==> inputs of trial 31 <==
==> flow/design.v <==
module cordic_phase_shifter #(parameter DEPTH = 1, LOG2_PHASE_SCALE = 1)(
input clk,
input rst_n,
input signed [8:0] x_in,
input signed [8:0] y_in,
input signed [31:0] p,
output reg signed [8:0] x_out,
output reg signed [8:0] y_out,
output reg signed [31:0] phase_final
);
wire signed [31:0] atan_table [0:30];
   assign atan_table[0]  = 32'b00100000000000000000000000000000; 
   assign atan_table[1]  = 32'b00010010111001000000010100011101; 
   assign atan_table[2]  = 32'b00001001111110110011100001011011; 
   assign atan_table[3]  = 32'b00000101000100010001000111010100; 
   assign atan_table[4]  = 32'b00000010100010110000110101000011;
   assign atan_table[5]  = 32'b00000001010001011101011111100001;
   assign atan_table[6]  = 32'b00000000101000101111011000011110;
   assign atan_table[7]  = 32'b00000000010100010111110001010101;
   assign atan_table[8]  = 32'b00000000001010001011111001010011;
   assign atan_table[9]  = 32'b00000000000101000101111100101110;
   assign atan_table[10] = 32'b00000000000010100010111110011000;
   assign atan_table[11] = 32'b00000000000001010001011111001100;
   assign atan_table[12] = 32'b00000000000000101000101111100110;
   assign atan_table[13] = 32'b00000000000000010100010111110011;
   assign atan_table[14] = 32'b00000000000000001010001011111001;
   assign atan_table[15] = 32'b00000000000000000101000101111101;
   assign atan_table[16] = 32'b00000000000000000010100010111110;
   assign atan_table[17] = 32'b00000000000000000001010001011111;
   assign atan_table[18] = 32'b00000000000000000000101000101111;
   assign atan_table[19] = 32'b00000000000000000000010100011000;
   assign atan_table[20] = 32'b00000000000000000000001010001100;
   assign atan_table[21] = 32'b00000000000000000000000101000110;
   assign atan_table[22] = 32'b00000000000000000000000010100011;
   assign atan_table[23] = 32'b00000000000000000000000001010001;
   assign atan_table[24] = 32'b00000000000000000000000000101000;
   assign atan_table[25] = 32'b00000000000000000000000000010100;
   assign atan_table[26] = 32'b00000000000000000000000000001010;
   assign atan_table[27] = 32'b00000000000000000000000000000101;
   assign atan_table[28] = 32'b00000000000000000000000000000010;
   assign atan_table[29] = 32'b00000000000000000000000000000001;
   assign atan_table[30] = 32'b00000000000000000000000000000000;
reg signed [8:0] next_x_out, next_y_out;
reg signed [31:0] next_phase_final;
wire signed [31:0] atan_val;
always @(posedge clk) begin
    if (!rst_n) begin
        x_out <= x_in;
        y_out <= y_in;
        phase_final <= p;
    end 
    else begin
        x_out <= next_x_out;
        y_out <= next_y_out;
        phase_final <= next_phase_final;
    end
end
localparam [8:0] DEPTH_CASTED = DEPTH[8:0];
assign atan_val = atan_table[DEPTH_CASTED] >>> LOG2_PHASE_SCALE;
always @* begin
    next_x_out = x_in + (y_in >>> DEPTH_CASTED);
    next_y_out = y_in - (x_in >>> DEPTH_CASTED);
    next_phase_final = p + atan_val;
    if (p[31] == 1'b0) begin
        next_x_out = x_in - (y_in >>> DEPTH_CASTED);
        next_y_out = y_in + (x_in >>> DEPTH_CASTED);
        next_phase_final = p - atan_val;
    end
end
endmodule
module pipeline(
input clk,
input rst_n,
input signed [8:0] x_in,
input signed [8:0] y_in,
input signed [31:0] phase_in,
input in_valid,
output signed [8:0] x_out,
output signed [8:0] y_out,
output signed [31:0] phase_out,
output out_valid
);
    wire signed [8:0] x_stage [0:31];
    wire signed [8:0] y_stage [0:31];
    wire signed [31:0] phase_stage [0:31];
    assign x_stage[0] = x_in;
    assign y_stage[0] = y_in;
    assign phase_stage[0] = phase_in;
genvar i;
generate
        for (i = 0; i < 31; i = i + 1) begin : cordic_stages
            cordic_phase_shifter #(
                .DEPTH(i),
                .LOG2_PHASE_SCALE(0)
            ) stage_inst (
                .clk(clk),
                .rst_n(rst_n),
                .x_in(x_stage[i]),
                .y_in(y_stage[i]),
                .p(phase_stage[i]),
                .x_out(x_stage[i+1]),
                .y_out(y_stage[i+1]),
                .phase_final(phase_stage[i+1])
            );
        end
endgenerate
    reg [30:0] valid_stage;
    always @(posedge clk) begin
        if (!rst_n)
            valid_stage <= 31'd0;
        else
            valid_stage <= {valid_stage[29:0], in_valid};
    end
    assign out_valid = valid_stage[30];
    assign x_out = x_stage[31];
    assign y_out = y_stage[31];
    assign phase_out = phase_stage[31];
endmodule
==> flow/run.sh <==
#!/bin/bash
# the make line also repeats each setting of config.mk as NAME=value (left out here)
make -C /OpenROAD-flow-scripts/flow DESIGN_CONFIG=/design/flow/config.mk WORK_HOME=/design/flow/orfs CLKGATE_MAP_FILE= finish
==> flow/config.mk <==
export PLATFORM = sky130hd
export DESIGN_NAME = pipeline
export DESIGN_NICKNAME = pipeline
export VERILOG_FILES = /design/flow/design.v
export SDC_FILE = /design/flow/constraint.sdc
export NUM_CORES = 4
export LEC_CHECK = 0
export CAP_MARGIN = 10
export CORE_MARGIN = 2
export CORE_UTILIZATION = 72
export CTS_CLUSTER_SIZE = 15
export HOLD_SLACK_MARGIN = 0.29
export SETUP_SLACK_MARGIN = 0.47
export SLEW_MARGIN = 20
==> flow/constraint.sdc <==
create_clock -name core_clock -period 3.28 [get_ports {clk}]
set_input_delay 0.6560 -clock core_clock [delete_from_list [all_inputs] [get_ports {clk}]]
set_output_delay 0.6560 -clock core_clock [all_outputs]
set_load 0.01 [all_outputs]
==> trial 13: changes against trial 31 <==
==> flow/config.mk (replaced) <==
export PLATFORM = sky130hd
export DESIGN_NAME = pipeline
export DESIGN_NICKNAME = pipeline
export VERILOG_FILES = /design/flow/design.v
export SDC_FILE = /design/flow/constraint.sdc
export NUM_CORES = 4
export LEC_CHECK = 0
export CAP_MARGIN = 20
export CORE_MARGIN = 6
export CORE_UTILIZATION = 23
export SLEW_MARGIN = 25
==> flow/constraint.sdc (replaced) <==
create_clock -name core_clock -period 4.63 [get_ports {clk}]
set_input_delay 0.9260 -clock core_clock [delete_from_list [all_inputs] [get_ports {clk}]]
set_output_delay 0.9260 -clock core_clock [all_outputs]
set_load 0.01 [all_outputs]
==> build 1: changes against trial 31 <==
==> flow/config.mk (replaced) <==
export PLATFORM = sky130hd
export DESIGN_NAME = pipeline
export DESIGN_NICKNAME = pipeline
export VERILOG_FILES = /design/flow/design.v
export SDC_FILE = /design/flow/constraint.sdc
export NUM_CORES = 4
export LEC_CHECK = 0
export ABC_AREA = 1
export CAP_MARGIN = 20
export CORE_ASPECT_RATIO = 0.89
export CORE_MARGIN = 6
export CORE_UTILIZATION = 23
export CTS_CLUSTER_SIZE = 59
export SLEW_MARGIN = 25
==> flow/constraint.sdc (replaced) <==
create_clock -name core_clock -period 4.63 [get_ports {clk}]
set_input_delay 0.9260 -clock core_clock [delete_from_list [all_inputs] [get_ports {clk}]]
set_output_delay 0.9260 -clock core_clock [all_outputs]
set_load 0.01 [all_outputs]
==> trial 5: changes against trial 31 <==
==> flow/config.mk (replaced) <==
export PLATFORM = sky130hd
export DESIGN_NAME = pipeline
export DESIGN_NICKNAME = pipeline
export VERILOG_FILES = /design/flow/design.v
export SDC_FILE = /design/flow/constraint.sdc
export NUM_CORES = 4
export LEC_CHECK = 0
export CAP_MARGIN = 20
export CORE_MARGIN = 2
export CORE_UTILIZATION = 59
export SETUP_SLACK_MARGIN = 1.9
export SLEW_MARGIN = 20
==> flow/constraint.sdc (replaced) <==
create_clock -name core_clock -period 8.01 [get_ports {clk}]
set_input_delay 1.6020 -clock core_clock [delete_from_list [all_inputs] [get_ports {clk}]]
set_output_delay 1.6020 -clock core_clock [all_outputs]
set_load 0.01 [all_outputs]
==> impl_metrics.py <==
# Flow results
metrics = {
    "run_status": {
        "status": "complete, no violations",
    },
    "global_routing": {
        "met3_usage_pct": 3.20,
        "first_global_vias": 83224,
    },
    "die": {
        "dieArea_um2": 190000,
    },
    "place": {
        "preCtsSetupSlack_ps": 3190,
    },
    "cts": {
        "clockBufferDepth": 3,
    },
}
(the above is from trial 5)
==> impl_metrics.py <==
# Flow results
metrics = {
    "run_status": {
        "status": "failed layout checks",
        "failed_checks": "negative setup slack",
    },
    "cts": {
        "clockBufferDepth": 3,
    },
    "sta": {
        "setup_violations": 3,
        "finalWorstSetupSlack_ps": -100,
    },
    "place": {
        "preCtsSetupSlack_ps": -284,
    },
    "global_routing": {
        "met3_usage_pct": 4.44,
        "first_global_vias": 92487,
    },
}
(the above is from trial 31)
==> impl_metrics.py <==
# Flow results
metrics = {
    "run_status": {
        "status": "complete, no violations",
    },
    "cts": {
        "clockBufferDepth": 4,
    },
    "routing": {
        "wl_met2_um": 121000,
    },
    "die": {
        "io_pins": 104,
    },
    "global_routing": {
        "first_global_vias": 82924,
    },
    "final_layout": {
        "final_core_util_pct": 26.1,
    },
    "sta": {
        "max_slew_margin_pct": 24.8,
    },
    "place": {
        "preCtsSetupSlack_ps": 558,
    },
}
(the above is from trial 13)
==> impl_metrics.py <==
# Flow results
metrics = {
    "run_status": {
        "status": "complete, no violations",
    },
    "cts": {
        "clockBufferDepth": 4,
    },
    "die": {
        "dieArea_um2": 596000,
    },
    "global_routing": {
        "met3_usage_pct": 1.25,
    },
}
(the above is from build 1)
